==> flow/design.v (excerpt) <==
module money_clicker(clk, rst, key_data, key_valid, tick, money, asset, HEX0, HEX1, HEX2, HEX3, HEX4, HEX5);
	input clk;
	input rst;
	input [7:0] key_data;
	input key_valid;
	input tick;
	output [39:0] money;
	output [7:0] asset;
	output [6:0] HEX0, HEX1, HEX2, HEX3, HEX4, HEX5;
	wire [3:0] Millions;
	wire [3:0] HundredThousands;
	wire [3:0] TenThousands;
	wire [3:0] Thousands;
	wire [3:0] Hundreds;
	wire [3:0] Tens;
	wire [3:0] Ones;
	wire click, buy, upgradeClick, one, two, three, four, five, six, seven, eight;
	wire [7:0] prev_data;
	wire selection;
	binaryToBCD convert (money[39:0], Millions[3:0], HundredThousands[3:0], TenThousands[3:0], Thousands[3:0], Hundreds[3:0], Tens[3:0], Ones[3:0]);
	hexDecoder H0(Ones[3:0], HEX0);
	hexDecoder H1(Tens[3:0], HEX1);
	hexDecoder H2(Hundreds[3:0], HEX2);
	hexDecoder H3(Thousands[3:0], HEX3);
	hexDecoder H4(TenThousands[3:0], HEX4);
	hexDecoder H5(HundredThousands[3:0], HEX5);
	prevData prev(clk, rst, key_valid, key_data, prev_data);
	logicController control(clk, rst, key_data, key_valid, click, buy, one, two, three, four, five, six, seven, eight, selection, upgradeClick);
	logicDatapath datapath(clk, rst, tick, money, prev_data, asset, click, buy, upgradeClick, one, two, three, four, five, six, seven, eight);
endmodule
For scale: ~3600 cells after synthesis, about 150 flip-flops, roughly 25000 um2 of cells after synthesis.
Settings: LEC_CHECK=0, CAP_MARGIN=20, CORE_MARGIN=2, CORE_UTILIZATION=69, CTS_CLUSTER_SIZE=43, PLACE_DENSITY_LB_ADDON=0.06, SETUP_SLACK_MARGIN=3.98, SLEW_MARGIN=20; clock period 19.7 ns.
run.sh (not shown) runs the stock make flow with config.mk's settings and CLKGATE_MAP_FILE=.
The first run stopped in global routing (5_1_grt), error GRT-0116.
Then changed:
- CORE_UTILIZATION: 69 -> 56
- CTS_CLUSTER_SIZE: 43 -> not set
- PLACE_DENSITY_LB_ADDON: 0.06 -> not set
- SETUP_SLACK_MARGIN: 3.98 -> not set
- clock period: 19.7 -> 24.0 ns (I/O delays scaled with it)
After rerunning:
- With this change the flow completed without violations
- synthesized cell count stays the same
- synthesized area is unchanged
- die area rises by 23%
Then changed:
- CORE_UTILIZATION: 56 -> 57
- clock period: 24.0 -> 13.9 ns (I/O delays scaled with it)
Result: Now the flow died in global routing (5_1_grt) with ODB-0269. Die area goes down by 1.7%. Area after synthesis stays the same. Synthesized cell count is unchanged.
Then changed:
- ABC_AREA: not set -> 1
- CORE_UTILIZATION: 57 -> 72
- CTS_CLUSTER_DIAMETER: not set -> 209
- PLACE_DENSITY: not set -> 0.37
- SETUP_SLACK_MARGIN: not set -> 4.01
- clock period: 13.9 -> 15.3 ns (I/O delays scaled with it)
The new run stopped in global routing (5_1_grt).
Die size shrinks by 32%.
Synthesized cell count goes down by 5.0%.
Synthesized area went down by 15%.
Then changed:
- CAP_MARGIN: 20 -> 0
- PLACE_DENSITY: 0.37 -> not set
- SETUP_SLACK_MARGIN: 4.01 -> -1.45
- clock period: 15.3 -> 15.2 ns (I/O delays scaled with it)
After rerunning:
- The changed run finished but failed the layout checks on setup timing
- synthesized area does not change
- synthesized cell count stays the same
- die size stays the same

* * *

Setup of sierra:
money_clicker again, from the RTL that the note above started with.
make LEC_CHECK=0 ABC_AREA=1 CAP_MARGIN=20 CORE_ASPECT_RATIO=0.5 CORE_MARGIN=2 CORE_UTILIZATION=72 CTS_CLUSTER_DIAMETER=374 CTS_CLUSTER_SIZE=98 SLEW_MARGIN=20 TNS_END_PERCENT=5 finish   # period 11.3 ns
sierra | ERROR | 4_1_cts
The following lists how yarrow was set up differently from sierra:
Settings: CORE_ASPECT_RATIO no longer set, was 0.5; TNS_END_PERCENT no longer set, was 5; CORE_UTILIZATION now 40, was 72; CTS_CLUSTER_DIAMETER no longer set, was 374; CTS_CLUSTER_SIZE no longer set, was 98; ABC_AREA no longer set, was 1; the clock period (ns, I/O delays scaled along) now 25.0, was 11.3.
### Flow results
yarrow did not stop at any stage, and its layout met the timing, DRC and antenna checks.
Per the comparison of yarrow with sierra, worst slack at placement rose by 4020 ps; synthesized cell count rose by 5.3%; die height rose by 100%; detailed placement HPWL fell by about 4%; share of synthesized cell area in and-or and or-and compound cells rose by 18 points.
Post-synthesis instance area: lower on sierra
Re post-synthesis mux area share: yarrow is 3.6 points up on sierra.
The synthesized-area fraction occupied by adder cells of yarrow falls short of that of sierra by 1.6 points.
Cell count in the Yosys report sits higher in yarrow than in sierra.
Looking at area reported by Yosys stat across sierra and yarrow, the one that comes out lower is sierra.
yarrow vs. sierra: die area went up by about 110%.

* * *

money_clicker again, from the RTL that the note above started with.
Settings: LEC_CHECK=0, ABC_AREA=1, CAP_MARGIN=20, CORE_MARGIN=2, CORE_UTILIZATION=72, CTS_CLUSTER_DIAMETER=238, CTS_CLUSTER_SIZE=100, PLACE_DENSITY_LB_ADDON=0.08, SETUP_SLACK_MARGIN=5.0, SLEW_MARGIN=20; clock period 21.6 ns.
The starting point never finished: it broke off in global routing (5_1_grt) (GRT-0232).
Next try:
==> flow/config.mk (replaced) <==
export PLATFORM = sky130hd
export DESIGN_NAME = money_clicker
export DESIGN_NICKNAME = money_clicker
export VERILOG_FILES = /design/flow/design.v
export SDC_FILE = /design/flow/constraint.sdc
export NUM_CORES = 4
export LEC_CHECK = 0
export CAP_MARGIN = 20
export CORE_MARGIN = 2
export CORE_UTILIZATION = 40
export SLEW_MARGIN = 20
==> flow/constraint.sdc (replaced) <==
create_clock -name core_clock -period 24.0 [get_ports {clk}]
set_input_delay 4.8000 -clock core_clock [delete_from_list [all_inputs] [get_ports {clk}]]
set_output_delay 4.8000 -clock core_clock [all_outputs]
set_load 0.01 [all_outputs]
Effect: Now the flow finished clean. Area after synthesis rises by 18%. Die area increases by 110%. Synthesized cell count rises by 5.3%.
Next try:
--- a/flow/config.mk
+++ b/flow/config.mk
@@ -7,5 +7,7 @@
 export LEC_CHECK = 0
-export CAP_MARGIN = 20
+export CAP_MARGIN = 5
 export CORE_MARGIN = 2
-export CORE_UTILIZATION = 40
+export CORE_UTILIZATION = 71
+export PLACE_DENSITY = 0.65
+export SETUP_SLACK_MARGIN = -1.27
 export SLEW_MARGIN = 20
==> flow/constraint.sdc (replaced) <==
create_clock -name core_clock -period 19.3 [get_ports {clk}]
set_input_delay 3.8600 -clock core_clock [delete_from_list [all_inputs] [get_ports {clk}]]
set_output_delay 3.8600 -clock core_clock [all_outputs]
set_load 0.01 [all_outputs]
This time the run completed and failed the layout checks on capacitance limit, slew limit, setup timing. Setup slack gets worse by 2700 ps. Routed wire length goes up by about 20%. Core utilization climbs by 42 points. Global-route usage increases by 19 points. Cell count hardly moves. Via count goes up by 18%. Register-to-register slack gets worse by 5100 ps. Synthesized cell count does not change.
Next try:
--- a/flow/config.mk
+++ b/flow/config.mk
@@ -7,7 +7,8 @@
 export LEC_CHECK = 0
-export CAP_MARGIN = 5
+export ABC_AREA = 1
+export CAP_MARGIN = 20
 export CORE_MARGIN = 2
-export CORE_UTILIZATION = 71
-export PLACE_DENSITY = 0.65
-export SETUP_SLACK_MARGIN = -1.27
+export CORE_UTILIZATION = 72
+export CTS_CLUSTER_SIZE = 98
 export SLEW_MARGIN = 20
+export TNS_END_PERCENT = 5
==> flow/constraint.sdc (replaced) <==
create_clock -name core_clock -period 14.1 [get_ports {clk}]
set_input_delay 2.8200 -clock core_clock [delete_from_list [all_inputs] [get_ports {clk}]]
set_output_delay 2.8200 -clock core_clock [all_outputs]
set_load 0.01 [all_outputs]
This time the run aborted during global routing (5_1_grt) (GRT-0232).
Area after synthesis came out lower by 15%.
Die size is lower by 16%.
Synthesized cell count falls by 5.0%.

* * *

## zinc
money_clicker again, from the RTL that the note above started with.
==> flow/config.mk <==
export PLATFORM = sky130hd
export DESIGN_NAME = money_clicker
export DESIGN_NICKNAME = money_clicker
export VERILOG_FILES = /design/flow/design.v
export SDC_FILE = /design/flow/constraint.sdc
export NUM_CORES = 4
export LEC_CHECK = 0
export CAP_MARGIN = 25
export CORE_ASPECT_RATIO = 1.63
export CORE_MARGIN = 2
export CORE_UTILIZATION = 20
export CTS_CLUSTER_DIAMETER = 86
export CTS_CLUSTER_SIZE = 78
export GPL_ROUTABILITY_DRIVEN = 1
export GPL_TIMING_DRIVEN = 0
export MAX_ROUTING_LAYER = met5
export MIN_ROUTING_LAYER = met2
export PLACE_DENSITY_LB_ADDON = 0.03
export SETUP_SLACK_MARGIN = 1.11
export SLEW_MARGIN = 20
==> flow/constraint.sdc <==
create_clock -name core_clock -period 13.3 [get_ports {clk}]
set_input_delay 2.6600 -clock core_clock [delete_from_list [all_inputs] [get_ports {clk}]]
set_output_delay 2.6600 -clock core_clock [all_outputs]
set_load 0.01 [all_outputs]
Nothing crashed in zinc and all stages finished; the problem is that the final layout failed, the offending checks being negative setup slack.
For violet, these inputs were changed with respect to zinc:
- changing CTS_CLUSTER_DIAMETER from 86 to 27
- removing GPL_TIMING_DRIVEN (formerly 0)
- changing MIN_ROUTING_LAYER from met2 to met1
- changing CORE_UTILIZATION from 20 to 60
- changing the clock period (ns, I/O delays scaled along) from 13.3 to 18.9
--- outcome ---
Completing all stages was not enough for violet: its layout failed the final checks because of negative setup slack.
Looking at buffers inserted during post-CTS setup optimization, violet sits 156 lower than zinc does.
In violet, the detail-routed net length per standard cell came out about 9% above the value in zinc.
In violet the routed length on met1 turned out 34,000 um higher than in zinc.
Against zinc, violet reports a synthesis-to-layout area growth that is lower.
zinc → violet: via total after detailed routing down 19%, count of buffers not belonging to the clock network in the layout -about 20%.
Changes in juniper relative to violet:
- SETUP_SLACK_MARGIN: 1.11 -> 3.89
- CORE_UTILIZATION: 60 -> 20
- CTS_CLUSTER_DIAMETER: 27 -> 94
- MIN_ROUTING_LAYER: met1 -> met2
- GPL_TIMING_DRIVEN: unset -> 0
- the clock period (ns, I/O delays scaled along): 18.9 -> 13.3
--- outcome ---
- The layout from juniper, despite a flow that completed every stage, fails the layout checks, with the failing checks listed as negative setup slack.
- [compare] base=violet new=juniper: final-report setup violation count shows an increase of 20%, area added between synthesis and finish shows an increase of 12 points, headroom to the max-slew limit shows an increase of 5.3 points.

* * *

Starting RTL as in the previous note.
// money_clicker
module money_clicker(clk, rst, key_data, key_valid, tick, money, asset, HEX0, HEX1, HEX2, HEX3, HEX4, HEX5);
Settings: LEC_CHECK=0, ABC_AREA=1, CAP_MARGIN=35, CELL_PAD_IN_SITES_DETAIL_PLACEMENT=0, CELL_PAD_IN_SITES_GLOBAL_PLACEMENT=1, CORE_MARGIN=5, CORE_UTILIZATION=40, CTS_CLUSTER_DIAMETER=86, CTS_CLUSTER_SIZE=82, GPL_ROUTABILITY_DRIVEN=0, SLEW_MARGIN=15, TNS_END_PERCENT=15; clock period 40.5 ns.
==> next run, changes <==
- ABC_AREA: 1 -> default
- CAP_MARGIN: 35 -> 20
- CELL_PAD_IN_SITES_DETAIL_PLACEMENT: 0 -> default
- CELL_PAD_IN_SITES_GLOBAL_PLACEMENT: 1 -> default
- CORE_MARGIN: 5 -> 2
- CORE_UTILIZATION: 40 -> 66
- CTS_CLUSTER_DIAMETER: 86 -> default
- CTS_CLUSTER_SIZE: 82 -> default
- GPL_ROUTABILITY_DRIVEN: 0 -> default
- SETUP_SLACK_MARGIN: default -> -1.27
- SLEW_MARGIN: 15 -> 20
- TNS_END_PERCENT: 15 -> default
- clock period: 40.5 -> 19.3 ns (I/O delays scaled with it)
With this change the flow finished but failed the layout checks on negative setup slack.
Synthesized area rose by 18%.
Via count went up by 39%.
Wire length rose by 34%.

* * *

Setup of P:
Starting RTL as in the previous note.
Design money_clicker, start of the top module:
module money_clicker(clk, rst, key_data, key_valid, tick, money, asset, HEX0, HEX1, HEX2, HEX3, HEX4, HEX5);
	input clk;
	input rst;
	input [7:0] key_data;
	input key_valid;
	input tick;
	output [39:0] money;
	output [7:0] asset;
	output [6:0] HEX0, HEX1, HEX2, HEX3, HEX4, HEX5;
	wire [3:0] Millions;
	wire [3:0] HundredThousands;
	wire [3:0] TenThousands;
	wire [3:0] Thousands;
	wire [3:0] Hundreds;
	wire [3:0] Tens;
	wire [3:0] Ones;
	wire click, buy, upgradeClick, one, two, three, four, five, six, seven, eight;
	wire [7:0] prev_data;
	wire selection;
	binaryToBCD convert (money[39:0], Millions[3:0], HundredThousands[3:0], TenThousands[3:0], Thousands[3:0], Hundreds[3:0], Tens[3:0], Ones[3:0]);
	hexDecoder H0(Ones[3:0], HEX0);
	hexDecoder H1(Tens[3:0], HEX1);
	hexDecoder H2(Hundreds[3:0], HEX2);
	hexDecoder H3(Thousands[3:0], HEX3);
	hexDecoder H4(TenThousands[3:0], HEX4);
	hexDecoder H5(HundredThousands[3:0], HEX5);
	prevData prev(clk, rst, key_valid, key_data, prev_data);
	logicController control(clk, rst, key_data, key_valid, click, buy, one, two, three, four, five, six, seven, eight, selection, upgradeClick);
	logicDatapath datapath(clk, rst, tick, money, prev_data, asset, click, buy, upgradeClick, one, two, three, four, five, six, seven, eight);
endmodule
clock: 13.9 ns
lec_check: 0
cap_margin: 20
core_margin: 2
core_utilization: 61
cts_cluster_size: 57
place_density_lb_addon: 0.06
setup_slack_margin: 3.98
slew_margin: 20
tns_end_percent: 5
The flow completed for P, but it is not clean: the layout still shows setup timing.
The inputs of Q differ from those of P as listed below.
==> flow/config.mk <==
export PLATFORM = sky130hd
export DESIGN_NAME = money_clicker
export DESIGN_NICKNAME = money_clicker
export VERILOG_FILES = /design/flow/design.v
export SDC_FILE = /design/flow/constraint.sdc
export NUM_CORES = 4
export LEC_CHECK = 0
export ABC_AREA = 1
export CAP_MARGIN = 20
export CORE_MARGIN = 2
export CORE_UTILIZATION = 72
export CTS_CLUSTER_DIAMETER = 238
export PLACE_DENSITY = 0.35
export SETUP_SLACK_MARGIN = 5.0
export SLEW_MARGIN = 20
==> flow/constraint.sdc <==
create_clock -name core_clock -period 21.6 [get_ports {clk}]
set_input_delay 4.3200 -clock core_clock [delete_from_list [all_inputs] [get_ports {clk}]]
set_output_delay 4.3200 -clock core_clock [all_outputs]
set_load 0.01 [all_outputs]
Findings:
As the logs show, Q stopped at global routing after a tool error, so it never reached the end of the flow. From the logs: P reached the end of the flow and failed the layout checks with setup timing. For post-synthesis instance area, dividing the value from P by the value from Q gives 1.18. Parity-gate share of the synthesized area counting xor and xnor cells: Q vs P up 0.32 points. The lower yosys-reported design area after synthesis came out of Q. Summary of Q over P: aoi/oai-family share of the synthesized area went down by 18 points, synthesized cell count -180, sequential area share after synthesis rose by 2.2 points.
Inputs modified between Q and R:
-- flow/config.mk --
<<< Q, line 11
export CORE_UTILIZATION = 72
export CTS_CLUSTER_DIAMETER = 238
export PLACE_DENSITY = 0.35
export SETUP_SLACK_MARGIN = 5.0
>>> R, line 11
export CORE_UTILIZATION = 72
export CTS_CLUSTER_DIAMETER = 209
export PLACE_DENSITY_LB_ADDON = 0.08
export SETUP_SLACK_MARGIN = 5.0
==> flow/constraint.sdc <==
create_clock -name core_clock -period 18.5 [get_ports {clk}]
set_input_delay 3.7000 -clock core_clock [delete_from_list [all_inputs] [get_ports {clk}]]
set_output_delay 3.7000 -clock core_clock [all_outputs]
set_load 0.01 [all_outputs]
- As far as number of CTS-inserted buffers goes, Q and R are indistinguishable; the numbers are identical.
- R -> Q: Yosys chip area delta 0, exact match
- Summary of R over Q: synthesized area neither gained nor lost much, quantity of gates resized following cts picked up an extra 49%, number of levels the H-tree was split into neither gained nor lost much, count of buffers added by post-CTS timing repair for setup picked up an extra 116.
- Total placed instance area on R is up relative to Q.
- [compare] base=Q new=R: number of placed instances, taps included was more or less identical; TritonCTS sink count was more or less identical.
- Where setup slack at placement is concerned, Q is better than R.
- global routing: R exited with error
- Q is listed as incomplete: the tool reported an error in global routing and the run ended there.
#### Input delta (S over R)
-- flow/config.mk --
<<< R, line 11
export CORE_UTILIZATION = 72
export CTS_CLUSTER_DIAMETER = 209
export PLACE_DENSITY_LB_ADDON = 0.08
export SETUP_SLACK_MARGIN = 5.0
>>> S, line 11
export CORE_UTILIZATION = 72
export CTS_CLUSTER_DIAMETER = 238
export MAX_ROUTING_LAYER = met4
export PLACE_DENSITY_LB_ADDON = 0.2
export SETUP_SLACK_MARGIN = 5.0
==> flow/constraint.sdc <==
create_clock -name core_clock -period 21.6 [get_ports {clk}]
set_input_delay 4.3200 -clock core_clock [delete_from_list [all_inputs] [get_ports {clk}]]
set_output_delay 4.3200 -clock core_clock [all_outputs]
set_load 0.01 [all_outputs]
### Flow results
- S ends up with a cell area after placement that is 3.5% lower than in R.
- Number of cells in Yosys stat came out exactly the same in R and S.
- Post-CTS resize count: higher on R
- The lower global placement routability congestion came out of R.
- From S to R, I/O pin count did not move at all.
- Diff S..R | number of buffers on the longest clock path | unchanged
- Detailed placer's ending HPWL in S is about 4% lower than in R
- None of the runs R and S ends with a clean layout.
### S -> T
-- flow/config.mk --
<<< S, line 12
export CTS_CLUSTER_DIAMETER = 238
export MAX_ROUTING_LAYER = met4
export PLACE_DENSITY_LB_ADDON = 0.2
export SETUP_SLACK_MARGIN = 5.0
export SLEW_MARGIN = 20
>>> T, line 12
export CTS_CLUSTER_DIAMETER = 238
export PLACE_DENSITY_LB_ADDON = 0.2
export SLEW_MARGIN = 20
==> comparison <==
T completed every stage of the flow, and the final layout passed the timing, DRC and antenna checks. Against S, T comes in 364 lower on number of instances resized during post-cts repair. Number of flops mapped to enable cells by yosys: T vs S identical. From T to S, die area did not move at all. Taking S as the reference, in T placed cell count now sits at about the same level; post-synthesis area per instance now sits at about the same level; count of mapped cells out of synthesis now sits at about the same level; post-placement worst setup slack now sits lower.
